[flow/design.v]
module rgb2hsv(
        input clock,
        input reset_n,
        input in_valid,
        input [7:0] in_red,
        input [7:0] in_green,
        input [7:0] in_blue,
        input in_visual,
        input in_done,
        output out_valid,
        output [7:0] out_red,
        output [7:0] out_green,
        output [7:0] out_blue,
        output [7:0] out_hue,
        output [7:0] out_saturation,
        output [7:0] out_brightness,
        output out_visual,
        output out_done
    );
    reg valid1;
    reg [7:0] red1;
    reg [7:0] green1;
    reg [7:0] blue1;
    reg visual1;
    reg done1;
    reg [7:0] max_value1;
    reg [1:0] max_index1;
    reg [7:0] min_value1;
    reg [1:0] min_index1;
    always @(posedge clock)
    begin
        if (reset_n) begin
            valid1 <= in_valid;
            red1[7:0] <= in_red[7:0];
            green1[7:0] <= in_green[7:0];
            blue1[7:0] <= in_blue[7:0];
            visual1 <= in_visual;
            done1 <= in_done;
            if (in_red >= in_green) begin
                if (in_red >= in_blue) begin
                    max_value1[7:0] <= in_red[7:0];
                    max_index1[1:0] <= 1;
                end
                else begin
                    max_value1[7:0] <= in_blue[7:0];
                    max_index1[1:0] <= 3;
                end
            end
            else begin
                if (in_blue >= in_green) begin
                    max_value1[7:0] <= in_blue[7:0];
                    max_index1[1:0] <= 3;
                end
                else begin
                    max_value1[7:0] <= in_green[7:0];
                    max_index1[1:0] <= 2;
                end
            end
            if (in_red < in_green) begin
                if (in_red < in_blue) begin
                    min_value1[7:0] <= in_red[7:0];
                    min_index1[1:0] <= 1;
                end
                else begin
                    min_value1[7:0] <= in_blue[7:0];
                    min_index1[1:0] <= 3;
                end
            end
            else begin
                if (in_blue < in_green) begin
                    min_value1[7:0] <= in_blue[7:0];
                    min_index1[1:0] <= 3;
                end
                else begin
                    min_value1[7:0] <= in_green[7:0];
                    min_index1[1:0] <= 2;
                end
            end
        end 
        else begin
            valid1 <= 1'b0;
            red1[7:0] <= 8'b0;
            green1[7:0] <= 8'b0;
            blue1[7:0] <= 8'b0;
            visual1 <= 1'b0;
            done1 <= 1'b0;
            max_value1[7:0] <= 8'd0;
            max_index1[1:0] <= 2'd0; 
            min_value1[7:0] <= 8'd0; 
            min_index1[1:0] <= 2'd0;
        end
    end
    reg valid2;
    reg [7:0] red2;
    reg [7:0] green2;
    reg [7:0] blue2;
    reg visual2;
    reg done2;
    reg [7:0] dif2;
    reg [7:0] max_value2;
    reg [1:0] max_index2;
    reg [7:0] min_value2;
    reg [1:0] min_index2;
    always @(posedge clock)
    begin
        if (reset_n) begin
            valid2 <= valid1;
            red2[7:0] <= red1[7:0];
            green2[7:0] <= green1[7:0];
            blue2[7:0] <= blue1[7:0];
            visual2 <= visual1;
            done2 <= done1;
            dif2[7:0] <= max_value1[7:0] - min_value1[7:0];
            max_value2[7:0] <= max_value1[7:0];
            max_index2[1:0] <= max_index1[1:0];
            min_value2[7:0] <= min_value1[7:0];
            min_index2[1:0] <= min_index1[1:0];
        end 
        else begin
            valid2 <= 1'b0;
            red2[7:0] <= 8'b0;
            green2[7:0] <= 8'b0;
            blue2[7:0] <= 8'b0;
            visual2 <= 1'b0;
            done2 <= 1'b0;
            dif2[7:0] <= 8'd0;
            max_value2[7:0] <= 8'd0;
            max_index2[1:0] <= 2'd0;
            min_value2[7:0] <= 8'd0; 
            min_index2[1:0] <= 2'd0;
        end
    end
    reg valid3;
    reg [7:0] red3;
    reg [7:0] green3;
    reg [7:0] blue3;
    reg visual3;
    reg done3;
    reg [11:0] hue3;
    reg [7:0] dif3;
    reg [7:0] max_value3;
    reg [1:0] max_index3;
    reg [7:0] min_value3;
    reg [1:0] min_index3;
    always @(posedge clock)
    begin
        if (reset_n) begin
            valid3 <= valid2;
            red3[7:0] <= red2[7:0];
            green3[7:0] <= green2[7:0];
            blue3[7:0] <= blue2[7:0];
            visual3 <= visual2;
            done3 <= done2;
            dif3[7:0] <= dif2[7:0];
            max_value3[7:0] <= max_value2[7:0];
            max_index3[1:0] <= max_index2[1:0];
            min_value3[7:0] <= min_value2[7:0];
            min_index3[1:0] <= min_index2[1:0];
            if (dif2 > 0) begin
                if (max_index2 == 1) begin
                    if (green2 < blue2) begin
                        hue3[11:0] <= ((blue2 - green2) << 4);
                    end
                    else begin
                        hue3[11:0] <= ((green2 - blue2) << 4);
                    end
                end
                if (max_index2 == 2) begin
                    if (blue2 < red2) begin
                        hue3[11:0] <= ((red2 - blue2) << 4);
                    end
                    else begin
                        hue3[11:0] <= ((blue2 - red2) << 4);
                    end
                end
                if (max_index2 == 3) begin
                    if (red2 < green2) begin
                        hue3[11:0] <= ((green2 - red2) << 4);
                    end
                    else begin
                        hue3[11:0] <= ((red2 - green2) << 4);
                    end
                end
            end
            else begin
                hue3[11:0] <= 12'd0;             
            end
        end
        else begin
            valid3 <= 1'b0;
            red3[7:0] <= 8'b0;
            green3[7:0] <= 8'b0;
            blue3[7:0] <= 8'b0;
            visual3 <= 1'b0;
            done3 <= 1'b0;
            hue3[11:0] <= 12'd0;
            dif3[7:0] <= 8'd0;
            max_value3[7:0] <= 8'd0;
            max_index3[1:0] <= 2'd0;
            min_value3[7:0] <= 8'd0;
            min_index3[1:0] <= 2'd0;
        end
    end
    reg valid4;
    reg [7:0] red4;
    reg [7:0] green4;
    reg [7:0] blue4;
    reg visual4;
    reg done4;
    reg [11:0] hue4;
    reg [7:0] dif4;
    reg [7:0] max_value4;
    reg [1:0] max_index4;
    always @(posedge clock)
    begin
        if (reset_n) begin
            valid4 <= valid3;
            red4[7:0] <= red3[7:0];
            green4[7:0] <= green3[7:0];
            blue4[7:0] <= blue3[7:0];
            visual4 <= visual3;
            done4 <= done3;          
            dif4[7:0] <= dif3[7:0];
            max_value4[7:0] <= max_value3[7:0];
            max_index4 <= max_index3;
            hue4[11:0] <= (hue3 / dif3);
        end
        else begin
            valid4 <= 1'b0;
            red4[7:0] <= 8'b0;
            green4[7:0] <= 8'b0;
            blue4[7:0] <= 8'b0;
            visual4 <= 1'b0;
            done4 <= 1'b0;
            hue4[11:0] <= 12'd0;
            dif4[7:0] <= 8'd0;
            max_value4 <= 8'd0;
            max_index4[1:0] <= 2'd0;
        end
    end
    reg valid5;
    reg [7:0] red5;
    reg [7:0] green5;
    reg [7:0] blue5;
    reg visual5;
    reg done5;
    reg [11:0] hue5;
    reg [7:0] dif5;
    reg [7:0] max_value5;
    always @(posedge clock)
    begin
        if (reset_n) begin
            valid5 <= valid4;
            red5[7:0] <= red4[7:0];
            green5[7:0] <= green4[7:0];
            blue5[7:0] <= blue4[7:0];
            visual5 <= visual4;
            done5 <= done4;
            dif5[7:0] <= dif4[7:0];
            max_value5[7:0] <= max_value4[7:0];
            if (dif4 > 0) begin
                if (max_index4 == 1) begin
                    if (green4 < blue4) begin
                        hue5[11:0] <= 96 - hue4;
                    end
                    else begin
                        hue5[11:0] <= 0 + hue4;
                    end
                end
                if (max_index4 == 2) begin
                    if (blue4 < red4) begin
                        hue5[11:0] <= 32 - hue4;
                    end
                    else begin
                        hue5[11:0] <= 32 + hue4;
                    end
                end
                if (max_index4 == 3) begin
                    if (red4 < green4) begin
                        hue5[11:0] <= 64 - hue4;
                    end
                    else begin
                        hue5[11:0] <= 64 + hue4;
                    end
                end
            end
            else begin
                hue5[11:0] <= 12'd0;             
            end
        end
        else begin
            valid5 <= 1'b0;
            red5[7:0] <= 8'b0;
            green5[7:0] <= 8'b0;
            blue5[7:0] <= 8'b0;
            visual5 <= 1'b0;
            done5 <= 1'b0;
            dif5[7:0] <= 8'd0;
            max_value5[7:0] <= 8'd0;
            hue5[11:0] <= 12'd0;
        end
    end
    reg valid;
    reg [7:0] red;
    reg [7:0] green;
    reg [7:0] blue;
    reg visual;
    reg done;
    reg [18:0] hue;
    reg [7:0] saturation;
    reg [7:0] max_value;
    always @(posedge clock)
    begin
        if (reset_n) begin
            valid <= valid5;
            red[7:0] <= red5[7:0];
            green[7:0] <= green5[7:0];
            blue[7:0] <= blue5[7:0];
            visual <= visual5;
            done <= done5;
            max_value[7:0] <= max_value5[7:0];
            hue[18:0] <= (85 * hue5);
            if (max_value5 == 0) begin
                saturation[7:0] <= 8'd0;
            end
            else begin
                saturation[7:0] <= 255 * dif5 / max_value5;
            end
        end
        else begin 
            valid <= 1'b0;
            red[7:0] <= 8'b0;
            green[7:0] <= 8'b0;
            blue[7:0] <= 8'b0;
            visual <= 1'b0;
            done <= 1'b0;
            max_value[7:0] <= 8'd0;
            hue[18:0] <= 19'd0;
            saturation [7:0] <= 8'd0;
        end
    end
    assign out_valid = valid;
    assign out_red[7:0] = red[7:0];
    assign out_green[7:0] = green[7:0];  
    assign out_blue[7:0] = blue[7:0];
    assign out_hue[7:0] = hue[12:5];
    assign out_saturation[7:0] = saturation[7:0];
    assign out_brightness[7:0] = max_value[7:0];
    assign out_visual = visual;
    assign out_done = done;
endmodule
[flow/run.sh]
#!/bin/bash
# the make line also repeats each setting of config.mk as NAME=value (left out here)
make -C /OpenROAD-flow-scripts/flow DESIGN_CONFIG=/design/flow/config.mk WORK_HOME=/design/flow/orfs CLKGATE_MAP_FILE= finish
[flow/config.mk]
export PLATFORM = sky130hd
export DESIGN_NAME = rgb2hsv
export DESIGN_NICKNAME = rgb2hsv
export VERILOG_FILES = /design/flow/design.v
export SDC_FILE = /design/flow/constraint.sdc
export NUM_CORES = 4
export LEC_CHECK = 0
export ABC_AREA = 1
export CAP_MARGIN = 15
export CORE_MARGIN = 2
export CORE_UTILIZATION = 72
export CTS_CLUSTER_DIAMETER = 319
export CTS_CLUSTER_SIZE = 16
export SLEW_MARGIN = 20
[flow/constraint.sdc]
create_clock -name core_clock -period 67.8 [get_ports {clock}]
set_input_delay 13.5600 -clock core_clock [delete_from_list [all_inputs] [get_ports {clock}]]
set_output_delay 13.5600 -clock core_clock [all_outputs]
set_load 0.01 [all_outputs]
==> Implementation_results.wiki, run 1 <==
=== Physical design figures ===
{| class="wikitable"
! Metric !! Value
|-
| Top cells by area in the synthesized netlist || dfxtp_1 14%, ha_1 13%, nand2_1 12%, inv_1 9.8%, o21ai_0 4.1%
|-
| Site row count || between 80 and 90
|-
| Synthesized flop and latch total || ~310
|-
| Capturing element of the worst setup path || saturation[0]
|-
| Worst slew margin || 0.323
|-
| Pin count of the biggest net entering global routing || about 110
|-
| FF-to-FF Start || dif5[6]
|-
| Share of the cycle needed by the critical path after routing || 0.942
|-
| CORE AREA || slightly below 0.06 sq mm
|-
| Total grt overflow || 0
|-
| Hold Crit Depth || 2
|-
| Ys async rst share || 0
|-
| First-pass GRT wire length || 180 mm
|-
| Routing usage on met1 || 0.407
|-
| Tally of OpenROAD warnings || 69
|-
| Gate count after technology mapping || around 6500
|-
| Slowest cell on the critical path || fa_2
|-
| Latency at later pin || about 570 ps
|-
| Worst path most repeated cell || nand2_1
|-
| Root Buffer Master || clkbuf_16
|-
| Inserted Clock Buffers || 23
|-
| Final critical delay including setup and external delays || around 64000 ps
|-
| DR iter-0 viols || approximately 3000
|-
| Library cell occupying the most area in the post-synthesis netlist || dfxtp_1
|-
| Area of all placed cells without fillers || 0.0463 sq mm
|-
| Result of the run || no timing/DRC/antenna violations
|-
| Fraction of the mapped netlist area in simple logic gates || 0.379
|-
| Nets || 7251
|-
| Cell count listed in synth_stat.txt || ~6500
|-
| DRC Markers || 0
|-
| Length of the first detailed-routing pass in iterations || 7
|-
| Post-synth area from yosys stat || 0.0430 sq mm
|-
| Via count of the first global-routing pass || 39100
|-
| Yosys warning tally || 1
|-
| Average instance area after synthesis || between 6 and 7 sq um
|-
| Die outline width || 248 microns
|-
| Top non-seq family || simple AND/OR/NAND/NOR gates
|-
| Area after detailed placement || about 0.044 sq mm
|-
| Arithmetic-cell share of the synthesized area counting full adders, half adders and majority gates || 0.154
|-
| Final setup vio count || 0
|-
| Vias post-DR || about 42000
|-
| Capture point of the worst reg-to-reg path || saturation[0]
|-
| Layout-stage area growth over the synthesis result || 7.68%
|-
| Cell family contributing the most delay on the critical path || AND-OR/OR-AND gates
|-
| Largest fanout on the critical path || 12
|-
| Area fraction in mux cells || 0.000931
|-
| Filler Cells Inserted || about 4700
|-
| Met3 usage in global routing || 0.0228
|-
| F_max || roughly 16 MHz
|-
| Arrival time of the worst setup path || between 60000 and 70000 ps
|-
| Met2 usage || 0.618
|-
| Clock tree from TritonCTS || built
|-
| Max Root-Sink Buffers || 3
|-
| Summed instance area of the synthesized netlist || 0.0430 sq mm
|-
| Number of cells on the worst reg-to-reg path || 448
|-
| Most common flop cell mapped by yosys || dfxtp_1
|-
| Sinks on the clock net || a little over 300
|-
| Sequential cell area fraction in the yosys report || 0.142
|-
| Worst-path clk slew || approximately 100 ps
|-
| Number of diodes added for antenna fixing || 0
|-
| Most numerous cell in the Yosys netlist || nand2_1
|-
| Count of flip-flops with a built-in enable after synthesis || 0
|-
| Vias per std cell || about 5.6
|-
| Final weighted congestion of routability-driven global placement || approximately 0.98
|-
| Share of Yosys cell area claimed by the top area cell type || 0.142
|-
| Critical setup path kind || flop to flop
|-
| Required time at the worst-slack endpoint || 68250 ps
|-
| All-Layer GR Usage || 0.337
|-
| Post-DP HPWL || between 80 and 90 mm
|-
| Total Routed Length || between 100 and 150 mm
|-
| I/O Pins || roughly 80
|-
| Logic depth of the worst path, buffers included || roughly 450
|-
| Type of origin of the critical path || flop
|-
| Max-cap violation count || 0
|-
| Xor and xnor fraction of the mapped netlist area || 0.0534
|-
| Delay of the slowest cell on the worst path || between 600 and 700 ps
|-
| Yosys aoi share || 0.136
|-
| Synth cell types || 85
|-
| Drt wl/cell || roughly 15 microns
|-
| Final worst hold slack || between 400 and 500 ps
|-
| Endpoint of the worst hold path || red[6]
|-
| Share of the core filled by cells before placement || 0.729
|-
| Synth cell count leaders || 1370 x nand2_1, 1123 x inv_1, 459 x ha_1
|-
| Post-route antenna net violation count || 0
|-
| Chip Area || approximately 0.06 sq mm
|-
| Final max-slew violation count || 0
|-
| Class of the tightest hold or removal check || flop to flop
|-
| Transition time of the tightest slew-check pin || 1020 ps
|-
| Worst reg-to-reg setup slack || roughly 3900 ps
|-
| Initial antenna violation count || 0
|-
| H-tree depth || 1
|-
| Element type at the critical path end || flop
|-
| Startpoint of the tightest hold check path || red5[6]
|-
| Final Hold Violating Endpoints || 0
|-
| Final clock skew || 23.1 ps
|-
| Global route hottest layer || met2
|-
| Number of buffers inserted for hold repair after clock tree synthesis || 0
|-
| Buffer-and-inverter tally for the worst setup path || about 88
|-
| Height of the die || approximately 250 microns
|-
| Start point of the critical path || dif5[6]
|-
| Number of buffers inserted by port buffering || about 79
|}
==> routing by layer <==
metal  part of all wire  up-vias  routed length (microns)
met5                  0        -                        0
met4              0.045        0                     4980
met3              0.048      377                     5370
met2               0.50     1304                    55400
met1               0.41    19200                    45900
li1                   -    21300                        -
==> timing repair <==
item | 4_1_cts | 5_1_grt
resized | 13 | 138
pin swaps | 3 | 91
setup endpoints to repair | 2 | 4
cloned | 1 | 6
setup buffers | 4 | 127
endpoints found under the hold margin | 0 | 0
==> stage by stage <==
step / std cells / TNS [ps] / setup slack [ps] / util
after floorplan: 6544 / 0 / 1730 / -
after global placement: 7330 / 0 / 957 / 0.749
after detailed placement: 7330 / -2530 / -2070 / 0.749
after CTS: 7360 / 0 / 51.5 / 0.761
after global routing: 7493 / -1460 / -1460 / 0.785
final: 7493 / 0 / 3930 / 0.785
==> cell type report <==
type / count / area [sq um] / share of cell area
Sequential cell: 306 / 6130 / 0.132
Tap cell: 773 / 967 / 0.0209
Timing Repair Buffer: 252 / 2130 / 0.0460
Multi-Input combinational cell: 4886 / 31600 / 0.682
Clock inverter: 2 / 36.3 / 0.000783
Clock buffer: 23 / 576 / 0.0124
Timing Repair inverter: 3 / 15.0 / 0.000324
Inverter: 1248 / 4870 / 0.105
==> inputs of run 2 (changes only) <==
ABC_AREA = 0   (was 1)
CAP_MARGIN = 30   (was 15)
CELL_PAD_IN_SITES_DETAIL_PLACEMENT = 2   (was not set)
CELL_PAD_IN_SITES_GLOBAL_PLACEMENT = 3   (was not set)
CORE_ASPECT_RATIO = 0.71   (was not set)
CORE_UTILIZATION = 33   (was 72)
CTS_CLUSTER_DIAMETER = 51   (was 319)
CTS_CLUSTER_SIZE = not set   (was 16)
GPL_ROUTABILITY_DRIVEN = 0   (was not set)
GPL_TIMING_DRIVEN = 0   (was not set)
MAX_ROUTING_LAYER = met4   (was not set)
PLACE_DENSITY_LB_ADDON = 0.12   (was not set)
SLEW_MARGIN = 35   (was 20)
clock period = 68.4 ns   (was 67.8 ns; I/O delays follow)
==> run 2 against run 1 <==
Cell area rose by 1.8%. Die area rose by 82%. Synthesized cell count fell by 28%. Routed wire length rose by 38%. Synthesized area fell by 16%. Non-clock buffer count rose by 449. Clock skew rose by 3.1 ps. Setup slack got worse by 10000 ps. Highest routed layer unchanged. The layout now fails its checks (setup timing). Cell count fell by 9.3%.
==> Implementation_results.wiki, run 2 <==
=== Physical design figures ===
{| class="wikitable"
! Metric !! Value
|-
| Root Buffer Master || clkbuf_16
|-
| Via count of the first global-routing pass || 40000
|-
| Filler Cells Inserted || ~12000
|-
| Fraction of the mapped netlist area in simple logic gates || 0.265
|-
| Required time at the worst-slack endpoint || 68810 ps
|-
| Number of buffers inserted by port buffering || about 79
|-
| Share of Yosys cell area claimed by the top area cell type || 0.169
|-
| I/O Pins || ~80
|-
| Most common flop cell mapped by yosys || dfxtp_1
|-
| RSZ-0062 raised after global routing || yes
|-
| Yosys warning tally || 1
|-
| Library cell occupying the most area in the post-synthesis netlist || dfxtp_1
|-
| Pin count of the biggest net entering global routing || 35
|-
| Tally of OpenROAD warnings || around 68
|-
| All-Layer GR Usage || 0.263
|-
| Worst slew margin || 0.379
|-
| SO Viols || setup timing
|-
| Startpoint of the tightest hold check path || blue3[7]
|-
| Element type at the critical path end || flop
|-
| Synth cell count leaders || 459 x ha_1, 455 x nor2_1, 324 x nand2_1
|-
| Summed instance area of the synthesized netlist || 0.0362 sq mm
|-
| Count of flip-flops with a built-in enable after synthesis || 0
|-
| Yosys aoi share || 0.250
|-
| FF-to-FF Start || max_value5[0]
|-
| Delay of the slowest cell on the worst path || roughly 600 ps
|-
| Xor and xnor fraction of the mapped netlist area || 0.0497
|-
| Cell family contributing the most delay on the critical path || AND-OR/OR-AND gates
|-
| Site row count || 102
|-
| Buffer-and-inverter tally for the worst setup path || 44
|-
| Height of the die || roughly 280 microns
|-
| Sequential cell area fraction in the yosys report || 0.169
|-
| Total Routed Length || approximately 150 mm
|-
| Endpoint of the worst hold path || blue4[7]
|-
| Slowest cell on the critical path || or4_4
|-
| Vias per std cell || about 5.7
|-
| Final max-slew violation count || 0
|-
| Sinks on the clock net || slightly above 300
|-
| Class of the tightest hold or removal check || flop to flop
|-
| Total grt overflow || 0
|-
| Transition time of the tightest slew-check pin || 905 ps
|-
| Worst path most repeated cell || o21a_1
|-
| Cell count listed in synth_stat.txt || 4675
|-
| Synth cell types || 141
|-
| DRC Markers || 0
|-
| Top cells by area in the synthesized netlist || dfxtp_1 17%, ha_1 16%, nor2_1 4.7%, o21a_1 4.5%, nor3_1 3.8%
|-
| Critical setup path kind || flop to flop
|-
| Final Hold Violating Endpoints || 0
|-
| Start point of the critical path || max_value5[0]
|-
| Area fraction in mux cells || 0.0420
|-
| Latency at later pin || 590 ps
|-
| Largest fanout on the critical path || 10
|-
| Initial antenna violation count || 5
|-
| Max Root-Sink Buffers || 3
|-
| Final clock skew || about 26 ps
|-
| Capturing element of the worst setup path || saturation[0]
|-
| Logic depth of the worst path, buffers included || 397
|-
| Share of the cycle needed by the critical path after routing || 1.10
|-
| First-pass GRT wire length || between 200 and 250 mm
|-
| Capture point of the worst reg-to-reg path || saturation[0]
|-
| Arithmetic-cell share of the synthesized area counting full adders, half adders and majority gates || 0.182
|-
| Synthesized flop and latch total || ~310
|-
| DR iter-0 viols || between 2000 and 2500
|-
| Final critical delay including setup and external delays || 74910 ps
|-
| Inserted Clock Buffers || 39
|-
| Post-DP HPWL || between 100 and 150 mm
|-
| CORE AREA || 0.109 sq mm
|-
| Die outline width || a little under 400 microns
|-
| Number of cells on the worst reg-to-reg path || 397
|-
| Average instance area after synthesis || between 7 and 8 sq um
|-
| Post-synth area from yosys stat || around 0.036 sq mm
|-
| Drt wl/cell || between 20 and 25 microns
|-
| Worst-case setup margin in the final layout || -6510 ps
|-
| Most numerous cell in the Yosys netlist || ha_1
|-
| Post-route antenna net violation count || 0
|-
| Ys async rst share || 0
|-
| Vias post-DR || 38600
|-
| Length of the first detailed-routing pass in iterations || 5
|-
| Max-cap violation count || 0
|-
| Arrival time of the worst setup path || about 75000 ps
|-
| Type of origin of the critical path || flop
|-
| Worst-path clk slew || around 70 ps
|-
| Clock tree from TritonCTS || built
|-
| Final setup vio count || 3
|-
| Nets || between 5000 and 6000
|-
| H-tree depth || 2
|-
| Share of the core filled with cells in the final layout || 0.433
|-
| Result of the run || failed layout checks
|-
| Share of the core filled by cells before placement || 0.332
|-
| F_max || approximately 13 MHz
|-
| Chip Area || approximately 0.11 sq mm
|-
| Gate count after technology mapping || between 4000 and 5000
|-
| Hold Crit Depth || 1
|-
| Layout-stage area growth over the synthesis result || 30.1%
|-
| Top non-seq family || simple AND/OR/NAND/NOR gates
|-
| Worst reg-to-reg setup slack || -6510 ps
|}
[run 2: what timing repair did]
item | 4_1_cts | 5_1_grt
resized | 213 | 172
buffers inserted | 310 | 180
cloned | 2 | 1
pin swaps | 184 | 240
setup endpoints to repair | 6 | 5
hold buffers | 0 | 0
[run 2: layout make-up]
type | count | area [sq um] | area share
multi-input combinational | 3988 | 31200 | 0.662
clock inverter | 20 | 279 | 0.00592
tap | 1456 | 1820 | 0.0386
antenna | 6 | 15.0 | 0.000318
buffer | 127 | 813 | 0.0173
timing repair buffer | 574 | 4710 | 0.100
clock buffer | 50 | 1110 | 0.0235
inverter | 268 | 1040 | 0.0220
sequential | 306 | 6130 | 0.130
[run 2: routing by layer]
layer | GRT usage | up-vias | wire [microns]
li1 | - | 18400 | -
met1 | 0.392 | 19400 | 80200
met2 | 0.385 | 585 | 67400
met3 | 0.0228 | 137 | 4740
met4 | 0.0416 | 0 | 2210
met5 | - | - | 0
[run 2: through the flow]
step / TNS, ps / hold slack (ps) / instances / instance area, sq um / setup slack, ps
floorplan: -2320 / 412 / 4690 / 37300 / -2290
CTS: -8190 / 433 / 6611 / 44900 / -5190
global placement: -54130 / 413 / 6225 / 39900 / -16250
detailed placement: -60700 / 421 / 6229 / 40000 / -17470
global route: -25130 / 448 / 6792 / 47100 / -10190
finish: -12560 / 432 / 6795 / 47100 / -6510
==> inputs of run 3 (changes only) <==
ABC_AREA = not set   (was 0)
CAP_MARGIN = 20   (was 30)
CELL_PAD_IN_SITES_DETAIL_PLACEMENT = not set   (was 2)
CELL_PAD_IN_SITES_GLOBAL_PLACEMENT = not set   (was 3)
CORE_ASPECT_RATIO = not set   (was 0.71)
CORE_UTILIZATION = 58   (was 33)
CTS_CLUSTER_DIAMETER = not set   (was 51)
GPL_ROUTABILITY_DRIVEN = not set   (was 0)
GPL_TIMING_DRIVEN = not set   (was 0)
MAX_ROUTING_LAYER = not set   (was met4)
PLACE_DENSITY_LB_ADDON = not set   (was 0.12)
SLEW_MARGIN = 20   (was 35)
TNS_END_PERCENT = 5   (was not set)
clock period = 67.2 ns   (was 68.4 ns; I/O delays follow)
==> run 3 against run 2 <==
Non-clock buffer count decreased by 93. Synthesized cell count unchanged. Via count fell by 4.0%. Global-route usage up 6.2 points. Core utilization grew 29 points. Clock skew rose by 23 ps. Largest cell class unchanged. The layout still fails its checks (setup timing). Maximum frequency rose by 8.8%. Setup slack better by 4900 ps. Cell count down 11%. Critical endpoint unchanged. Critical path depth increased by 4.
==> Implementation_results.wiki, run 3 <==
=== Physical design figures ===
{| class="wikitable"
! Metric !! Value
|-
| Pin count of the biggest net entering global routing || approximately 110
|-
| Post-route antenna net violation count || 0
|-
| Worst-case setup margin in the final layout || -1640 ps
|-
| Final Hold Violating Endpoints || 0
|-
| Fraction of the mapped netlist area in simple logic gates || 0.265
|-
| Capture point of the worst reg-to-reg path || saturation[0]
|-
| Element type at the critical path end || flop
|-
| Total grt overflow || 0
|-
| Via count of the first global-routing pass || 34700
|-
| I/O Pins || 80
|-
| Logic depth of the worst path, buffers included || around 400
|-
| Tally of OpenROAD warnings || approximately 71
|-
| Delay of the slowest cell on the worst path || 610 ps
|-
| Initial antenna violation count || 2
|-
| Vias post-DR || 37000
|-
| Synth cell types || 141
|-
| Yosys aoi share || 0.250
|-
| Critical setup path kind || flop to flop
|-
| Endpoint of the worst hold path || max_value3[3]
|-
| Share of the cycle needed by the critical path after routing || 1.02
|-
| Transition time of the tightest slew-check pin || roughly 1000 ps
|-
| Layout-stage area growth over the synthesis result || 22.8%
|-
| Top non-seq family || simple AND/OR/NAND/NOR gates
|-
| Sequential cell area fraction in the yosys report || 0.169
|-
| DRC Markers || 0
|-
| Largest fanout on the critical path || 18
|-
| H-tree depth || 2
|-
| Result of the run || failed layout checks
|-
| Required time at the worst-slack endpoint || just under 70000 ps
|-
| Drt wl/cell || about 18 microns
|-
| Max Root-Sink Buffers || 3
|-
| F_max || 14.5 MHz
|-
| Startpoint of the tightest hold check path || max_value2[3]
|-
| Xor and xnor fraction of the mapped netlist area || 0.0497
|-
| Final critical delay including setup and external delays || slightly below 70000 ps
|-
| FF-to-FF Start || max_value5[7]
|-
| Top cells by area in the synthesized netlist || dfxtp_1 17%, ha_1 16%, nor2_1 4.7%, o21a_1 4.5%, nor3_1 3.8%
|-
| Cell count listed in synth_stat.txt || approximately 4700
|-
| Final worst hold slack || 407 ps
|-
| Chip Area || 0.0645 sq mm
|-
| Arithmetic-cell share of the synthesized area counting full adders, half adders and majority gates || 0.182
|-
| Clock tree from TritonCTS || built
|-
| Latency at later pin || between 500 and 600 ps
|-
| Most common flop cell mapped by yosys || dfxtp_1
|-
| Root Buffer Master || clkbuf_16
|-
| Post-DP HPWL || approximately 80 mm
|-
| Final setup vio count || 1
|-
| Nets || 5738
|-
| Hold Crit Depth || 1
|-
| Share of the core filled by cells before placement || 0.587
|-
| SO Viols || setup timing
|-
| Height of the die || around 250 microns
|-
| RSZ-0062 raised after global routing || yes
|-
| Worst reg-to-reg setup slack || -1640 ps
|-
| Die outline width || between 200 and 300 microns
|-
| DR iter-0 viols || ~2600
|-
| Average instance area after synthesis || a little under 8 sq um
|-
| Count of flip-flops with a built-in enable after synthesis || 0
|-
| Synth cell count leaders || 459 x ha_1, 455 x nor2_1, 324 x nand2_1
|-
| Max-cap violation count || 0
|-
| Vias per std cell || 6.09
|-
| First-pass GRT wire length || between 150 and 200 mm
|-
| Total Routed Length || 109 mm
|-
| Yosys warning tally || 1
|-
| Area fraction in mux cells || 0.0420
|-
| Share of Yosys cell area claimed by the top area cell type || 0.169
|-
| Class of the tightest hold or removal check || flop to flop
|-
| Type of origin of the critical path || flop
|-
| Worst-path clk slew || around 70 ps
|-
| CORE AREA || ~0.062 sq mm
|-
| Final weighted congestion of routability-driven global placement || 0.965
|-
| Number of buffers inserted by port buffering || about 79
|-
| Inserted Clock Buffers || 35
|-
| Length of the first detailed-routing pass in iterations || 6
|-
| Number of diodes added for antenna fixing || 0
|-
| Setup slack at placement || -1890 ps
|-
| Cell family contributing the most delay on the critical path || AND-OR/OR-AND gates
|-
| Ys async rst share || 0
|-
| Gate count after technology mapping || between 4000 and 5000
|-
| Sinks on the clock net || between 300 and 400
|-
| Buffer-and-inverter tally for the worst setup path || 114
|-
| Filler Cells Inserted || ~5000
|-
| Summed instance area of the synthesized netlist || approximately 0.036 sq mm
|-
| Synthesized flop and latch total || roughly 300
|-
| Worst path most repeated cell || buf_4
|-
| Slowest cell on the critical path || or4_4
|-
| Start point of the critical path || max_value5[7]
|-
| Worst slew margin || 0.311
|-
| Final max-slew violation count || 0
|-
| Library cell occupying the most area in the post-synthesis netlist || dfxtp_1
|-
| Site row count || 91
|-
| Number of cells on the worst reg-to-reg path || 401
|-
| Post-synth area from yosys stat || about 0.036 sq mm
|-
| Most numerous cell in the Yosys netlist || ha_1
|-
| Final clock skew || about 49 ps
|-
| All-Layer GR Usage || 0.325
|-
| Arrival time of the worst setup path || a little under 70000 ps
|-
| Capturing element of the worst setup path || saturation[0]
|-
| Post-route setup TNS || -1640 ps
|}
-- run 3: area by class of cell --
type | instances | area, sq um | area share
Multi-Input combinational cell | 3988 | 30300 | 0.681
Sequential cell | 306 | 6130 | 0.138
Timing Repair Buffer | 608 | 4810 | 0.108
Tap cell | 837 | 1050 | 0.0235
Inverter | 268 | 1010 | 0.0228
Clock buffer | 44 | 950 | 0.0213
Clock inverter | 19 | 241 | 0.00543
-- run 3: per-layer routing --
layer	share of wire	track usage
met1	0.44	0.425
met2	0.46	0.543
met3	0.063	0.0449
met4	0.037	0.119
met5	0	0
-- run 3: metrics by stage --
step | std cells | utilization | cell area (sq um)
2_1_floorplan | 4690 | - | 37300
3_3_place_gp | 5725 | 0.652 | 40200
3_5_place_dp | 5725 | 0.652 | 40200
4_1_cts | 5987 | 0.703 | 43400
5_1_grt | 6070 | 0.721 | 44500
6_report | 6070 | 0.721 | 44500
-- run 3: timing repair --
action	CTS	global route
resized	98	90
endpoints found under the setup margin	1	3
buffers inserted	199	83
pin swaps	144	168
hold buffers	0	0
==> inputs of run 4 (changes only) <==
ABC_AREA = 1   (was not set)
CAP_MARGIN = 10   (was 20)
CELL_PAD_IN_SITES_GLOBAL_PLACEMENT = 0   (was not set)
CORE_ASPECT_RATIO = 0.53   (was not set)
CORE_UTILIZATION = 71   (was 58)
CTS_CLUSTER_DIAMETER = 207   (was not set)
CTS_CLUSTER_SIZE = 22   (was not set)
GPL_TIMING_DRIVEN = 1   (was not set)
SLEW_MARGIN = 40   (was 20)
TNS_END_PERCENT = not set   (was 5)
clock period = 52.0 ns   (was 67.2 ns; I/O delays follow)
==> run 4 against run 3 <==
The flow now stops in clock tree synthesis. Synthesized area up 19%. Die area down 2.8%. Synthesized cell count up 40%.
==> Implementation_results.wiki, run 4 <==
== Flow metrics ==
{| class="wikitable"
! Metric !! Value
|-
| Cell count listed in synth_stat.txt || 6529
|-
| Share of Yosys cell area claimed by the top area cell type || 0.142
|-
| Log Error || [ERROR DPL-0038] Utilization greater than 100%, impossible to legalize
|-
| Library cell occupying the most area in the post-synthesis netlist || dfxtp_1
|-
| Area after detailed placement || around 0.055 sq mm
|-
| Xor and xnor fraction of the mapped netlist area || 0.0534
|-
| I/O Pins || about 80
|-
| Synth cell types || ~85
|-
| Count of flip-flops with a built-in enable after synthesis || 0
|-
| Ys async rst share || 0
|-
| Fraction of the mapped netlist area in simple logic gates || 0.379
|-
| Summed instance area of the synthesized netlist || 0.0430 sq mm
|-
| Yosys warning tally || 1
|-
| Final weighted congestion of routability-driven global placement || between 1 and 1.5
|-
| Synthesized flop and latch total || 306
|-
| Top cells by area in the synthesized netlist || dfxtp_1 14%, ha_1 13%, nand2_1 12%, inv_1 9.8%, o21ai_0 4.1%
|-
| Die outline width || around 340 microns
|-
| Failing step || clock tree synthesis
|-
| Post-synth area from yosys stat || 0.0430 sq mm
|-
| Number of buffers inserted by port buffering || 79
|-
| Result of the run || did not finish
|-
| Sequential cell area fraction in the yosys report || 0.142
|-
| Arithmetic-cell share of the synthesized area counting full adders, half adders and majority gates || 0.154
|-
| Area fraction in mux cells || 0.000931
|-
| Post-DP HPWL || approximately 140 mm
|-
| Average instance area after synthesis || ~6.6 sq um
|-
| Gate count after technology mapping || 6529
|-
| CORE AREA || slightly below 0.06 sq mm
|-
| Height of the die || around 180 microns
|-
| Chip Area || 0.0627 sq mm
|-
| Most numerous cell in the Yosys netlist || nand2_1
|-
| Most common flop cell mapped by yosys || dfxtp_1
|-
| Yosys aoi share || 0.136
|-
| Share of the core filled by cells before placement || 0.720
|-
| Top non-seq family || simple AND/OR/NAND/NOR gates
|-
| Site row count || 65
|-
| Synth cell count leaders || 1370 x nand2_1, 1123 x inv_1, 459 x ha_1
|}
-- run 4: through the flow --
| step | hold slack, ps | utilization | setup slack, ps | instances |
|---|---|---|---|---|
| global placement | 392 | 0.928 | -2020 | 8728 |
| detailed placement | 395 | 0.929 | -8530 | 8728 |
| floorplan | 390 | - | -8450 | 6544 |
==> inputs of run 5 (changes only) <==
ABC_AREA = 0   (was 1)
CAP_MARGIN = 20   (was 10)
CELL_PAD_IN_SITES_GLOBAL_PLACEMENT = 3   (was 0)
CORE_UTILIZATION = 33   (was 71)
CTS_CLUSTER_DIAMETER = not set   (was 207)
CTS_CLUSTER_SIZE = not set   (was 22)
GPL_TIMING_DRIVEN = 0   (was 1)
HOLD_SLACK_MARGIN = 0.22   (was not set)
MAX_ROUTING_LAYER = met4   (was not set)
PLACE_DENSITY = 0.47   (was not set)
clock period = 60.0 ns   (was 52.0 ns; I/O delays follow)
==> run 5 against run 4 <==
The layout now fails its checks (setup timing). Synthesized area down 16%. Die area up 80%. Synthesized cell count down 28%.
==> Implementation_results.wiki, run 5 <==
=== Physical design figures ===
{| class="wikitable"
! Metric !! Value
|-
| Yosys aoi share || 0.250
|-
| Logic depth of the worst path, buffers included || 401
|-
| Final critical delay including setup and external delays || ~74000 ps
|-
| Length of the first detailed-routing pass in iterations || 5
|-
| Capture point of the worst reg-to-reg path || saturation[0]
|-
| H-tree depth || 2
|-
| Final setup vio count || 6
|-
| Average instance area after synthesis || ~7.7 sq um
|-
| Fraction of the mapped netlist area in simple logic gates || 0.265
|-
| Result of the run || failed layout checks
|-
| Element type at the critical path end || flop
|-
| I/O Pins || 80
|-
| Synth cell count leaders || 459 x ha_1, 455 x nor2_1, 324 x nand2_1
|-
| All-Layer GR Usage || 0.256
|-
| Library cell occupying the most area in the post-synthesis netlist || dfxtp_1
|-
| Most numerous cell in the Yosys netlist || ha_1
|-
| Inserted Clock Buffers || 35
|-
| Site row count || roughly 88
|-
| Total Routed Length || around 150 mm
|-
| DR iter-0 viols || about 3200
|-
| Filler Cells Inserted || between 10000 and 15000
|-
| Nets || between 5000 and 6000
|-
| Number of buffers inserted for hold repair after clock tree synthesis || 0
|-
| Startpoint of the tightest hold check path || valid3
|-
| Latency at later pin || about 560 ps
|-
| Endpoint of the worst hold path || valid4
|-
| Setup slack at placement || -24980 ps
|-
| Summed instance area of the synthesized netlist || 0.0362 sq mm
|-
| Cell count listed in synth_stat.txt || about 4700
|-
| RSZ-0062 raised after global routing || yes
|-
| Start point of the critical path || max_value5[0]
|-
| Worst slew margin || 0.358
|-
| Arithmetic-cell share of the synthesized area counting full adders, half adders and majority gates || 0.182
|-
| Chip Area || roughly 0.11 sq mm
|-
| Final max-slew violation count || 0
|-
| Gate count after technology mapping || 4675
|-
| Final weighted congestion of routability-driven global placement || 0.898
|-
| Final Hold Violating Endpoints || 0
|-
| Post-route antenna net violation count || 0
|-
| Slowest cell on the critical path || or4_4
|-
| Most common flop cell mapped by yosys || dfxtp_1
|-
| Layout-stage area growth over the synthesis result || 30.6%
|-
| Synth cell types || ~140
|-
| Final clock skew || approximately 27 ps
|-
| Post-DP HPWL || roughly 110 mm
|-
| Drt wl/cell || 21.4 microns
|-
| Via count of the first global-routing pass || about 34000
|-
| Number of buffers inserted by port buffering || 79
|-
| Cell family contributing the most delay on the critical path || AND-OR/OR-AND gates
|-
| SO Viols || setup timing
|-
| Critical setup path kind || flop to flop
|-
| Number of cells on the worst reg-to-reg path || approximately 400
|-
| Share of Yosys cell area claimed by the top area cell type || 0.169
|-
| CORE AREA || ~0.11 sq mm
|-
| FF-to-FF Start || max_value5[0]
|-
| Total grt overflow || 0
|-
| Worst path most repeated cell || o21a_1
|-
| Final worst hold slack || ~420 ps
|-
| Height of the die || 245 microns
|-
| Pin count of the biggest net entering global routing || 27
|-
| Sequential cell area fraction in the yosys report || 0.169
|-
| Class of the tightest hold or removal check || flop to flop
|-
| Synthesized flop and latch total || slightly above 300
|-
| DRC Markers || 0
|-
| Worst reg-to-reg setup slack || -14160 ps
|-
| Initial antenna violation count || 11
|-
| Worst-case setup margin in the final layout || -14160 ps
|-
| Share of the core filled with cells in the final layout || 0.435
|-
| Ys async rst share || 0
|-
| Share of the cycle needed by the critical path after routing || 1.24
|-
| Arrival time of the worst setup path || roughly 75000 ps
|-
| Yosys warning tally || 1
|-
| Post-route setup TNS || -47800 ps
|-
| Delay of the slowest cell on the worst path || approximately 600 ps
|-
| Post-synth area from yosys stat || 0.0362 sq mm
|-
| Max Root-Sink Buffers || 3
|-
| Die outline width || about 460 microns
|-
| Transition time of the tightest slew-check pin || just under 1000 ps
|-
| Worst-path clk slew || 60 ps
|-
| Tally of OpenROAD warnings || 70
|-
| Required time at the worst-slack endpoint || between 60000 and 70000 ps
|-
| Buffer-and-inverter tally for the worst setup path || a little over 70
|-
| Hold Crit Depth || 1
|-
| Max-cap violation count || 0
|-
| F_max || 13.5 MHz
|-
| Xor and xnor fraction of the mapped netlist area || 0.0497
|-
| Top cells by area in the synthesized netlist || dfxtp_1 17%, ha_1 16%, nor2_1 4.7%, o21a_1 4.5%, nor3_1 3.8%
|-
| Root Buffer Master || clkbuf_16
|-
| Clock tree from TritonCTS || built
|-
| Type of origin of the critical path || flop
|-
| Vias per std cell || about 5.5
|-
| Top non-seq family || simple AND/OR/NAND/NOR gates
|-
| First-pass GRT wire length || 217 mm
|-
| Largest fanout on the critical path || 8
|-
| Vias post-DR || between 30000 and 40000
|-
| Capturing element of the worst setup path || saturation[0]
|-
| Count of flip-flops with a built-in enable after synthesis || 0
|-
| Area fraction in mux cells || 0.0420
|-
| Share of the core filled by cells before placement || 0.333
|-
| Sinks on the clock net || 306
|}
## run 5: area by class of cell
type	count	area, sq um	area share
diodes	6	15.0	0.000317
clock inverters	15	221	0.00468
inverters	268	1030	0.0218
multi-input cells	3988	31400	0.663
flip-flops and latches	306	6130	0.130
plain buffers	125	800	0.0169
clock buffers	47	952	0.0201
repair buffers	607	4990	0.105
well taps	1440	1800	0.0381
## run 5: what timing repair did
action	in CTS	in global routing
setup endpoints to repair	8	7
buffers inserted	364	150
gates resized	181	175
gates cloned	1	1
pin swaps	180	241
## run 5: per-stage QoR
step | instances | area (sq um)
2_1_floorplan | 4690 | 37400
3_5_place_dp | 6219 | 40300
5_1_grt | 6797 | 47300
4_1_cts | 6646 | 45200
3_3_place_gp | 6209 | 40000
6_report | 6802 | 47300
## run 5: metal layers
layer / track usage / wire, microns / vias up
met3: 0.0465 / 10100 / 71
met4: 0.0223 / 1000 / 0
met1: 0.447 / 87500 / 18000
li1: - / - / 18600
met5: - / 0 / -
met2: 0.283 / 47200 / 930
==> inputs of run 6 (changes only) <==
CELL_PAD_IN_SITES_GLOBAL_PLACEMENT = 0   (was 3)
CORE_UTILIZATION = 57   (was 33)
GPL_TIMING_DRIVEN = 1   (was 0)
HOLD_SLACK_MARGIN = not set   (was 0.22)
MAX_ROUTING_LAYER = not set   (was met4)
PLACE_DENSITY = not set   (was 0.47)
clock period = 66.4 ns   (was 60.0 ns; I/O delays follow)
==> run 6 against run 5 <==
First-iteration DRC count grew 27%. Critical endpoint unchanged. Synthesized cell count is the same. Worst hold slack lost 9.7 ps. Largest cell class unchanged. Clock skew grew 7.7 ps. Sequential share of layout area grew 0.82 points. Via count shrank 0.17%. The layout still fails its checks (setup timing). Die area shrank 42%. Synthesized area is the same. Sequential cell count is the same.
==> Implementation_results.wiki, run 6 <==
=== Physical design figures ===
{| class="wikitable"
! Metric !! Value
|-
| Final max-slew violation count || 0
|-
| Result of the run || failed layout checks
|-
| Chip Area || around 0.066 sq mm
|-
| Number of buffers inserted by port buffering || slightly below 80
|-
| Via count of the first global-routing pass || approximately 34000
|-
| Class of the tightest hold or removal check || flop to flop
|-
| Latency at later pin || between 500 and 600 ps
|-
| Top cells by area in the synthesized netlist || dfxtp_1 17%, ha_1 16%, nor2_1 4.7%, o21a_1 4.5%, nor3_1 3.8%
|-
| Start point of the critical path || max_value5[0]
|-
| Final critical delay including setup and external delays || between 60000 and 70000 ps
|-
| Post-DP HPWL || ~90 mm
|-
| Worst path most repeated cell || o21a_1
|-
| Final weighted congestion of routability-driven global placement || between 1 and 1.5
|-
| Gate count after technology mapping || ~4700
|-
| Post-synth area from yosys stat || ~0.036 sq mm
|-
| Delay of the slowest cell on the worst path || around 600 ps
|-
| Number of cells on the worst reg-to-reg path || 389
|-
| Total Routed Length || about 120 mm
|-
| Sinks on the clock net || 306
|-
| Area fraction in mux cells || 0.0420
|-
| Slowest cell on the critical path || or4_4
|-
| Share of the core filled by cells before placement || 0.575
|-
| Setup slack at placement || -1970 ps
|-
| Post-route antenna net violation count || 0
|-
| Max-cap violation count || 0
|-
| Nets || 5769
|-
| SO Viols || setup timing
|-
| Tally of OpenROAD warnings || 72
|-
| Max Root-Sink Buffers || 3
|-
| First-pass GRT wire length || around 180 mm
|-
| Capturing element of the worst setup path || saturation[0]
|-
| Worst reg-to-reg setup slack || -2100 ps
|-
| Synth cell count leaders || 459 x ha_1, 455 x nor2_1, 324 x nand2_1
|-
| Global route hottest layer || met1
|-
| Sequential cell area fraction in the yosys report || 0.169
|-
| F_max || between 10 and 15 MHz
|-
| Startpoint of the tightest hold check path || max_value4[0]
|-
| Site row count || 67
|-
| Worst-path clk slew || about 70 ps
|-
| Share of Yosys cell area claimed by the top area cell type || 0.169
|-
| Area after detailed placement || between 0.04 and 0.05 sq mm
|-
| Cell count listed in synth_stat.txt || about 4700
|-
| Number of diodes added for antenna fixing || 0
|-
| Met2 usage || 0.437
|-
| Ys async rst share || 0
|-
| Arithmetic-cell share of the synthesized area counting full adders, half adders and majority gates || 0.182
|-
| Average instance area after synthesis || slightly below 8 sq um
|-
| Summed instance area of the synthesized netlist || between 0.03 and 0.04 sq mm
|-
| Synth cell types || about 140
|-
| FF-to-FF Start || max_value5[0]
|-
| Transition time of the tightest slew-check pin || slightly above 900 ps
|-
| Most numerous cell in the Yosys netlist || ha_1
|-
| Cell family contributing the most delay on the critical path || AND-OR/OR-AND gates
|-
| Yosys aoi share || 0.250
|-
| All-Layer GR Usage || 0.342
|-
| Total grt overflow || 0
|-
| Buffer-and-inverter tally for the worst setup path || 37
|-
| Count of flip-flops with a built-in enable after synthesis || 0
|-
| Clock tree from TritonCTS || built
|-
| Fraction of the mapped netlist area in simple logic gates || 0.265
|-
| Final setup vio count || 1
|-
| Vias per std cell || slightly above 6
|-
| Length of the first detailed-routing pass in iterations || 8
|-
| Largest fanout on the critical path || 7
|-
| Vias post-DR || ~38000
|-
| Capture point of the worst reg-to-reg path || saturation[0]
|-
| Worst slew margin || 0.377
|-
| Type of origin of the critical path || flop
|-
| Most common flop cell mapped by yosys || dfxtp_1
|-
| Pin count of the biggest net entering global routing || ~120
|-
| Filler Cells Inserted || 5180
|-
| Required time at the worst-slack endpoint || about 67000 ps
|-
| Critical setup path kind || flop to flop
|-
| RSZ-0062 raised after global routing || yes
|-
| Final worst hold slack || ~410 ps
|-
| Worst-case setup margin in the final layout || -2100 ps
|-
| Arrival time of the worst setup path || 68910 ps
|-
| Share of the cycle needed by the critical path after routing || 1.03
|-
| Inserted Clock Buffers || 30
|-
| Logic depth of the worst path, buffers included || between 300 and 400
|-
| CORE AREA || about 0.063 sq mm
|-
| Element type at the critical path end || flop
|-
| I/O Pins || about 80
|-
| Hold Crit Depth || 1
|-
| Initial antenna violation count || 2
|-
| Top non-seq family || simple AND/OR/NAND/NOR gates
|-
| Xor and xnor fraction of the mapped netlist area || 0.0497
|-
| Met3 usage in global routing || 0.0874
|-
| DR iter-0 viols || around 4100
|-
| Final clock skew || 35.2 ps
|-
| Die outline width || approximately 350 microns
|-
| Endpoint of the worst hold path || max_value5[0]
|-
| DRC Markers || 0
|-
| Root Buffer Master || clkbuf_16
|-
| Routing usage on met1 || 0.564
|-
| Height of the die || roughly 190 microns
|-
| H-tree depth || 1
|-
| Post-route setup TNS || -2100 ps
|-
| Drt wl/cell || 19.1 microns
|-
| Number of buffers inserted for hold repair after clock tree synthesis || 0
|-
| Area of all placed cells without fillers || 0.0445 sq mm
|-
| Layout-stage area growth over the synthesis result || 22.7%
|-
| Synthesized flop and latch total || about 310
|-
| Final Hold Violating Endpoints || 0
|-
| Library cell occupying the most area in the post-synthesis netlist || dfxtp_1
|-
| Yosys warning tally || 1
|}
[run 6: timing repair]
action / CTS / global route
buffers inserted: 112 / 81
setup endpoints to repair: 2 / 3
pin swaps: 76 / 127
gates resized: 77 / 79
gates cloned: 0 / 1
[run 6: cell type report]
class | instances | area, sq um | share of cell area
multi-input cells | 3988 | 30200 | 0.679
flip-flops and latches | 306 | 6130 | 0.138
repair buffers | 644 | 5070 | 0.114
well taps | 862 | 1080 | 0.0243
inverters | 268 | 1010 | 0.0228
clock buffers | 43 | 891 | 0.0200
clock inverters | 9 | 96.3 | 0.00217
[run 6: routing by layer]
metal  part of all wire  wire (microns)
met1               0.52           60900
met2               0.36           42600
met3               0.11           12500
met4              0.011            1250
met5                  0               0
[run 6: through the flow]
step | cells | util
2_1_floorplan | 4690 | -
6_report | 6120 | 0.705
4_1_cts | 6036 | 0.689
5_1_grt | 6120 | 0.705
3_3_place_gp | 5872 | 0.653
3_5_place_dp | 5872 | 0.654
==> inputs of run 7 (changes only) <==
ABC_AREA = 1   (was 0)
CELL_PAD_IN_SITES_GLOBAL_PLACEMENT = not set   (was 0)
CORE_ASPECT_RATIO = not set   (was 0.53)
CORE_UTILIZATION = 62   (was 57)
CTS_CLUSTER_SIZE = 98   (was not set)
GPL_TIMING_DRIVEN = not set   (was 1)
SLEW_MARGIN = 20   (was 40)
clock period = 103.0 ns   (was 66.4 ns; I/O delays follow)
==> run 7 against run 6 <==
Now clean on timing, DRC and antenna. Register-to-register slack better by 29000 ps. Synthesized area is 19% higher. Global-route usage decreased by 4.2 points. Maximum frequency fell by 9.7%. Core utilization fell by 4.3 points.
==> Implementation_results.wiki, run 7 <==
=== Physical design figures ===
{| class="wikitable"
! Metric !! Value
|-
| Count of cells resized by post-cts repair || 0
|-
| Inserted Clock Buffers || 36
|-
| Share of Yosys cell area claimed by the top area cell type || 0.142
|-
| Fraction of the mapped netlist area in simple logic gates || 0.379
|-
| I/O Pins || 80
|-
| Share of the cycle needed by the critical path after routing || 0.737
|-
| DRC Markers || 0
|-
| Height of the die || approximately 270 microns
|-
| Max-cap violation count || 0
|-
| Critical setup path kind || flop to flop
|-
| Die outline width || ~270 microns
|-
| Buffer-and-inverter tally for the worst setup path || ~82
|-
| Yosys warning tally || 1
|-
| Endpoint of the worst hold path || max_value4[6]
|-
| Post-DP HPWL || approximately 87 mm
|-
| Cell family contributing the most delay on the critical path || AND-OR/OR-AND gates
|-
| Root Buffer Master || clkbuf_16
|-
| Required time at the worst-slack endpoint || roughly 100000 ps
|-
| CORE AREA || between 0.06 and 0.07 sq mm
|-
| Area occupied by registers || 0.00613 sq mm
|-
| Final critical delay including setup and external delays || roughly 76000 ps
|-
| Logic area || 0.0312 sq mm
|-
| Site row count || 96
|-
| Number of diodes added for antenna fixing || 0
|-
| Capture point of the worst reg-to-reg path || saturation[0]
|-
| Total grt overflow || 0
|-
| Vias post-DR || 40200
|-
| RSZ-0062 raised after global routing || no
|-
| Final worst hold slack || a little over 400 ps
|-
| Gate count after technology mapping || around 6500
|-
| Nets || 7096
|-
| Largest fanout on the critical path || 33
|-
| Hold Crit Depth || 2
|-
| F_max || 13.2 MHz
|-
| Summed instance area of the synthesized netlist || 0.0430 sq mm
|-
| Number of buffers inserted for hold repair after clock tree synthesis || 0
|-
| Synthesized flop and latch total || between 300 and 400
|-
| Final setup vio count || 0
|-
| Most common flop cell mapped by yosys || dfxtp_1
|-
| Number of cells on the worst reg-to-reg path || 444
|-
| Xor and xnor fraction of the mapped netlist area || 0.0534
|-
| Start point of the critical path || dif5[5]
|-
| Chip Area || 0.0715 sq mm
|-
| Slowest cell on the critical path || nor2_2
|-
| Logic depth of the worst path, buffers included || 444
|-
| Post-route antenna net violation count || 0
|-
| Average instance area after synthesis || roughly 6.6 sq um
|-
| Via count of the first global-routing pass || roughly 38000
|-
| Tally of OpenROAD warnings || around 67
|-
| Synth cell count leaders || 1370 x nand2_1, 1123 x inv_1, 459 x ha_1
|-
| First-pass GRT wire length || 179 mm
|-
| Result of the run || no timing/DRC/antenna violations
|-
| Top non-seq family || simple AND/OR/NAND/NOR gates
|-
| DR iter-0 viols || 2441
|-
| Most numerous cell in the Yosys netlist || nand2_1
|-
| Final max-slew violation count || 0
|-
| Cell count listed in synth_stat.txt || 6529
|-
| Final weighted congestion of routability-driven global placement || 0.940
|-
| Final clock skew || 29.7 ps
|-
| Length of the first detailed-routing pass in iterations || 6
|-
| Startpoint of the tightest hold check path || max_value3[6]
|-
| Final Hold Violating Endpoints || 0
|-
| Initial antenna violation count || 0
|-
| Area fraction in mux cells || 0.000931
|-
| Post-synth area from yosys stat || around 0.043 sq mm
|-
| Library cell occupying the most area in the post-synthesis netlist || dfxtp_1
|-
| Delay of the slowest cell on the worst path || 670 ps
|-
| Ys async rst share || 0
|-
| Worst slew margin || 0.241
|-
| H-tree depth || 2
|-
| Arithmetic-cell share of the synthesized area counting full adders, half adders and majority gates || 0.154
|-
| Type of origin of the critical path || flop
|-
| Class of the tightest hold or removal check || flop to flop
|-
| Yosys aoi share || 0.136
|-
| Top cells by area in the synthesized netlist || dfxtp_1 14%, ha_1 13%, nand2_1 12%, inv_1 9.8%, o21ai_0 4.1%
|-
| Share of the core filled with cells in the final layout || 0.663
|-
| Pin count of the biggest net entering global routing || approximately 100
|-
| Post-route setup TNS || 0 ps
|-
| Sinks on the clock net || 306
|-
| Capturing element of the worst setup path || saturation[0]
|-
| Element type at the critical path end || flop
|-
| Transition time of the tightest slew-check pin || ~1100 ps
|-
| Count of placed standard cells including taps || ~7500
|-
| FF-to-FF Start || dif5[5]
|-
| Worst-path clk slew || 60 ps
|-
| # Post-CTS Setup Buffers || 0
|-
| Total Routed Length || ~110 mm
|-
| Arrival time of the worst setup path || between 70000 and 80000 ps
|-
| Clock tree from TritonCTS || built
|-
| Latency at later pin || 580 ps
|-
| Number of buffers inserted by port buffering || about 79
|-
| Worst reg-to-reg setup slack || 27140 ps
|-
| All-Layer GR Usage || 0.300
|-
| Count of flip-flops with a built-in enable after synthesis || 0
|-
| Share of the core filled by cells before placement || 0.627
|-
| Vias per std cell || about 5.3
|-
| Synth cell types || between 80 and 90
|-
| Final standard cell count with taps included and fillers excluded || between 7000 and 8000
|-
| Layout-stage area growth over the synthesis result || 5.68%
|-
| Worst path most repeated cell || inv_1
|-
| Sequential cell area fraction in the yosys report || 0.142
|-
| Filler Cells Inserted || roughly 6500
|-
| Max Root-Sink Buffers || 3
|-
| Drt wl/cell || around 14 microns
|}
run 7: cell type report:
class,count,share of cell area
sequential,306,0.135
clock inverter,27,0.00724
inverter,1248,0.107
timing repair buffer,91,0.0195
clock buffer,39,0.0205
multi-input combinational,4882,0.686
tap,931,0.0256
run 7: per-layer routing:
metal,global-route usage,vias to the layer above,routed length (microns)
met2,0.540,843,51700
li1,-,21000,-
met1,0.373,18200,47800
met4,0.102,0,3630
met5,0,-,0
met3,0.0250,217,3890
run 7: metrics by stage:
stage	area [sq um]	worst slack [ps]
after floorplan	43100	36930
after global placement	44200	30530
after detailed placement	44200	27710
after CTS	45500	27500
after global routing	45500	17890
final	45500	27140
==> inputs of run 8 (changes only) <==
CORE_MARGIN = 9   (was 2)
CORE_UTILIZATION = 22   (was 62)
CTS_CLUSTER_SIZE = not set   (was 98)
GPL_ROUTABILITY_DRIVEN = 0   (was not set)
MAX_ROUTING_LAYER = met4   (was not set)
PLACE_DENSITY_LB_ADDON = 0.18   (was not set)
SLEW_MARGIN = 40   (was 20)
TNS_END_PERCENT = 55   (was not set)
clock period = 88.6 ns   (was 103.0 ns; I/O delays follow)
==> run 8 against run 7 <==
Critical path depth did not move. Worst hold slack got worse by 3.2 ps. Via count fell by 1.1%. Die area rose to 3.0 times the previous value. Largest cell class unchanged. Synthesized area did not move. Clock-buffer cell count rose by 7. Non-clock buffer count rose by 4. Maximum frequency fell by 0.38%. Critical endpoint unchanged. Sequential share of layout area fell by 0.58 points. Highest routed layer unchanged.
==> Implementation_results.wiki, run 8 <==
=== Physical design figures ===
{| class="wikitable"
! Metric !! Value
|-
| Endpoint of the worst hold path || max_value3[2]
|-
| Tally of OpenROAD warnings || about 65
|-
| Buffer-and-inverter tally for the worst setup path || slightly above 80
|-
| Start point of the critical path || dif5[5]
|-
| Synth cell count leaders || 1370 x nand2_1, 1123 x inv_1, 459 x ha_1
|-
| F_max || between 10 and 15 MHz
|-
| Class of the tightest hold or removal check || flop to flop
|-
| Average instance area after synthesis || between 6 and 7 sq um
|-
| Die outline width || between 400 and 500 microns
|-
| Sequential cell area fraction in the yosys report || 0.142
|-
| Inserted Clock Buffers || 37
|-
| Max Root-Sink Buffers || 3
|-
| Cell count listed in synth_stat.txt || around 6500
|-
| Arrival time of the worst setup path || between 70000 and 80000 ps
|-
| Height of the die || approximately 460 microns
|-
| Share of the core filled with cells in the final layout || 0.246
|-
| # Post-CTS Setup Buffers || 0
|-
| Initial antenna violation count || 0
|-
| All-Layer GR Usage || 0.118
|-
| Transition time of the tightest slew-check pin || between 700 and 800 ps
|-
| Final clock skew || 35.6 ps
|-
| Element type at the critical path end || flop
|-
| DR iter-0 viols || approximately 1800
|-
| Delay of the slowest cell on the worst path || ~650 ps
|-
| Hold Crit Depth || 2
|-
| Nets || just over 7000
|-
| Most numerous cell in the Yosys netlist || nand2_1
|-
| Worst reg-to-reg setup slack || between 10000 and 15000 ps
|-
| Post-route antenna net violation count || 0
|-
| Slowest cell on the critical path || fa_1
|-
| Largest fanout on the critical path || 33
|-
| Via count of the first global-routing pass || 38400
|-
| Met3 usage in global routing || 0.0101
|-
| Worst-path clk slew || 80 ps
|-
| I/O Pins || approximately 80
|-
| H-tree depth || 2
|-
| Ys async rst share || 0
|-
| Routing usage on met1 || 0.161
|-
| Startpoint of the tightest hold check path || max_value2[2]
|-
| Xor and xnor fraction of the mapped netlist area || 0.0534
|-
| Yosys warning tally || 1
|-
| Met2 usage || 0.196
|-
| Length of the first detailed-routing pass in iterations || 5
|-
| Final worst hold slack || just over 400 ps
|-
| Library cell occupying the most area in the post-synthesis netlist || dfxtp_1
|-
| Final critical delay including setup and external delays || 76150 ps
|-
| Synthesized flop and latch total || 306
|-
| Logic depth of the worst path, buffers included || 444
|-
| Yosys aoi share || 0.136
|-
| First-pass GRT wire length || 203 mm
|-
| Worst path most repeated cell || inv_1
|-
| Layout-stage area growth over the synthesis result || 10.4%
|-
| Number of diodes added for antenna fixing || 0
|-
| Share of the core filled by cells before placement || 0.222
|-
| Top non-seq family || simple AND/OR/NAND/NOR gates
|-
| Max-cap violation count || 0
|-
| Number of cells on the worst reg-to-reg path || between 400 and 500
|-
| Vias post-DR || ~40000
|-
| Result of the run || no timing/DRC/antenna violations
|-
| Fraction of the mapped netlist area in simple logic gates || 0.379
|-
| Root Buffer Master || clkbuf_16
|-
| Vias per std cell || between 4 and 5
|-
| Share of the cycle needed by the critical path after routing || 0.859
|-
| Post-route setup TNS || 0 ps
|-
| Capturing element of the worst setup path || saturation[0]
|-
| Count of flip-flops with a built-in enable after synthesis || 0
|-
| RSZ-0062 raised after global routing || no
|-
| FF-to-FF Start || dif5[5]
|-
| Site row count || roughly 160
|-
| CORE AREA || ~0.19 sq mm
|-
| Final Hold Violating Endpoints || 0
|-
| Latency at later pin || slightly below 600 ps
|-
| Global route hottest layer || met2
|-
| Cell family contributing the most delay on the critical path || AND-OR/OR-AND gates
|-
| Required time at the worst-slack endpoint || between 80000 and 90000 ps
|-
| Final setup vio count || 0
|-
| Drt wl/cell || roughly 14 microns
|-
| Share of Yosys cell area claimed by the top area cell type || 0.142
|-
| DRC Markers || 0
|-
| Clock tree from TritonCTS || built
|-
| Summed instance area of the synthesized netlist || ~0.043 sq mm
|-
| Post-synth area from yosys stat || 0.0430 sq mm
|-
| Chip Area || around 0.21 sq mm
|-
| Area fraction in mux cells || 0.000931
|-
| Final max-slew violation count || 0
|-
| Number of buffers inserted by port buffering || slightly below 80
|-
| Most common flop cell mapped by yosys || dfxtp_1
|-
| Number of buffers inserted for hold repair after clock tree synthesis || 0
|-
| Critical setup path kind || flop to flop
|-
| Capture point of the worst reg-to-reg path || saturation[0]
|-
| Sinks on the clock net || around 310
|-
| Synth cell types || about 85
|-
| Total Routed Length || approximately 120 mm
|-
| Top cells by area in the synthesized netlist || dfxtp_1 14%, ha_1 13%, nand2_1 12%, inv_1 9.8%, o21ai_0 4.1%
|-
| Pin count of the biggest net entering global routing || 79
|-
| Total grt overflow || 0
|-
| Type of origin of the critical path || flop
|-
| Worst-case setup margin in the final layout || about 12000 ps
|-
| Setup slack at placement || ~12000 ps
|-
| Count of cells resized by post-cts repair || 0
|-
| Arithmetic-cell share of the synthesized area counting full adders, half adders and majority gates || 0.154
|-
| Post-DP HPWL || 103 mm
|-
| Gate count after technology mapping || 6529
|-
| Worst slew margin || 0.492
|-
| Filler Cells Inserted || about 22000
|}
run 8: layout make-up:
cell class                      instances  area [sq um]  area share
Clock inverter                         19           221     0.00466
Sequential cell                       306          6130       0.129
Tap cell                             2526          3160      0.0666
Multi-Input combinational cell       4882         31200       0.657
Timing Repair Buffer                   95           928      0.0195
Clock buffer                           46          1020      0.0215
Inverter                             1248          4850       0.102
run 8: per-stage QoR:
step           instances  cell area [sq um]
2_1_floorplan       6544              43100
3_3_place_gp        9056              46200
3_5_place_dp        9056              46200
4_1_cts             9121              47400
5_1_grt             9122              47500
6_report            9122              47500
run 8: per-layer routing:
metal / vias to the layer above / share of wire
li1: 21000 / -
met1: 18300 / 0.51
met2: 422 / 0.46
met3: 60 / 0.024
met4: 0 / 0.0068
met5: - / 0
